job 4475:
Design atan, start of the top module:
module atan
(
    input                       clk         ,
    input                       rst_n       ,
    input                       trig        ,
    output                      vld         ,
    input       signed  [16:0]  para_in     ,
    output  reg signed  [11:0]  atany            
);
Size in the first run: roughly 57 flip-flops, about 33 I/O pins, about 10,000 sq um of cells after synthesis.
clock: 5.16 ns
lec_check: 0
cap_margin: 20
core_margin: 2
core_utilization: 66
place_density: 0.35
slew_margin: 20
run.sh (not shown) runs the stock make flow with config.mk's settings and CLKGATE_MAP_FILE=.
Job 4475 | stages: all done | timing, DRC, antenna: all pass
[inputs] job 5595 vs job 4475
Settings: SETUP_SLACK_MARGIN now 1.19, previously not set; PLACE_DENSITY no longer set, was 0.35; CORE_UTILIZATION now 58, was 66; the clock period (ns, I/O delays scaled along) now 4.08, was 5.16.
==> comparison <==
Relative to job 4475, the number of cells in the design after placement of job 5595 is higher by 19%. Job 5595 ended with more number of setup buffers added after CTS than job 4475. Job 5595 never completed; the flow aborted with a tool error in global routing (5_1_grt). Taking job 4475 as the reference, in job 5595 weighted congestion at the end of routability-driven global placement decreased 0.45%; register share after synthesis essentially unchanged.
### job 5595 -> job 6391
Settings: CAP_MARGIN now 5, was 20; CELL_PAD_IN_SITES_GLOBAL_PLACEMENT now 2, previously not set; SETUP_SLACK_MARGIN no longer set, was 1.19; CORE_UTILIZATION now 39, was 58; the clock period (ns, I/O delays scaled along) now 6.0, was 4.08.
[summary]
Job 6391: PASS, flow complete, no timing, DRC or antenna violations. Changes observed in job 6391 relative to job 5595: total number of placement rows rose by 23%, number of standard cells after synthesis saw little to no change, share of the yosys chip area belonging to registers closely matched the old numbers, post-synth tally of flip-flops with integrated enable shows no meaningful change.
--- input diff job 6391..job 3900 ---
Settings: swapping 5 for 20 in CAP_MARGIN; swapping 39 for 68 in CORE_UTILIZATION; clearing CELL_PAD_IN_SITES_GLOBAL_PLACEMENT, which used to be 2; swapping 6.0 for 8.24 in the clock period (ns, I/O delays scaled along).
--- outcome ---
Job 3900: done, clean on timing, DRC and antenna. On cell count along the critical path, the higher figure sits with job 3900, not job 6391. Of job 3900 and job 6391, the run reporting the lower clock-pin transition on the worst setup and hold timing paths was job 3900. From job 6391 to job 3900 the numbers moved as follows: final area decreased 4.0%; count of clock-buffer cells in the layout now larger; clock-cell share of area went up.

* * *

Starting RTL as in the previous note.
clock: 6.0 ns
lec_check: 0
abc_area: 0
cap_margin: 20
core_margin: 2
core_utilization: 40
cts_cluster_diameter: 116
cts_cluster_size: 99
hold_slack_margin: -0.09
slew_margin: 20
tns_end_percent: 15
The first run produced a clean layout.
Rerun with:
- ABC_AREA: 0 -> 1
- CORE_UTILIZATION: 40 -> 68
- CTS_CLUSTER_DIAMETER: 116 -> default
- CTS_CLUSTER_SIZE: 99 -> default
- HOLD_SLACK_MARGIN: -0.09 -> default
- clock period: 6.0 -> 4.83 ns (I/O delays scaled with it)
Outcome:
- final cell count went up by 18%
- synthesized cell count went up by 31%
- setup slack got worse by 240 ps
- via count went up by 21%
- fmax went up by 20%
- global-route usage went up by 19 points
- design area went up by 3.9%
Rerun with:
- ABC_AREA: 1 -> default
- CORE_UTILIZATION: 68 -> 40
- TNS_END_PERCENT: 15 -> default
- clock period: 4.83 -> 5.7 ns (I/O delays scaled with it)
Result: Flip-flop count does not change; synthesized cell count drops by about 23%; die area climbs by about 60%.
Rerun with:
- ABC_AREA: default -> 1
- CORE_UTILIZATION: 40 -> 72
- CTS_CLUSTER_DIAMETER: default -> 371
- CTS_CLUSTER_SIZE: default -> 15
- PLACE_DENSITY_LB_ADDON: default -> 0.01
- clock period: 5.7 -> 2.82 ns (I/O delays scaled with it)
What happened: The changed run did not get past 3_5_place_dp; area after synthesis climbs by a few percent; die size decreases by well over a third; synthesized cell count increases by a quarter to a third.
Rerun with:
- CTS_CLUSTER_DIAMETER: 371 -> 41
- CTS_CLUSTER_SIZE: 15 -> default
- PLACE_DENSITY_LB_ADDON: 0.01 -> 0.21
- clock period: 2.82 -> 4.84 ns (I/O delays scaled with it)
After rerunning:
- The new run went through all stages and came out clean
- die size does not change
- synthesized area is unchanged
- synthesized cell count stays the same
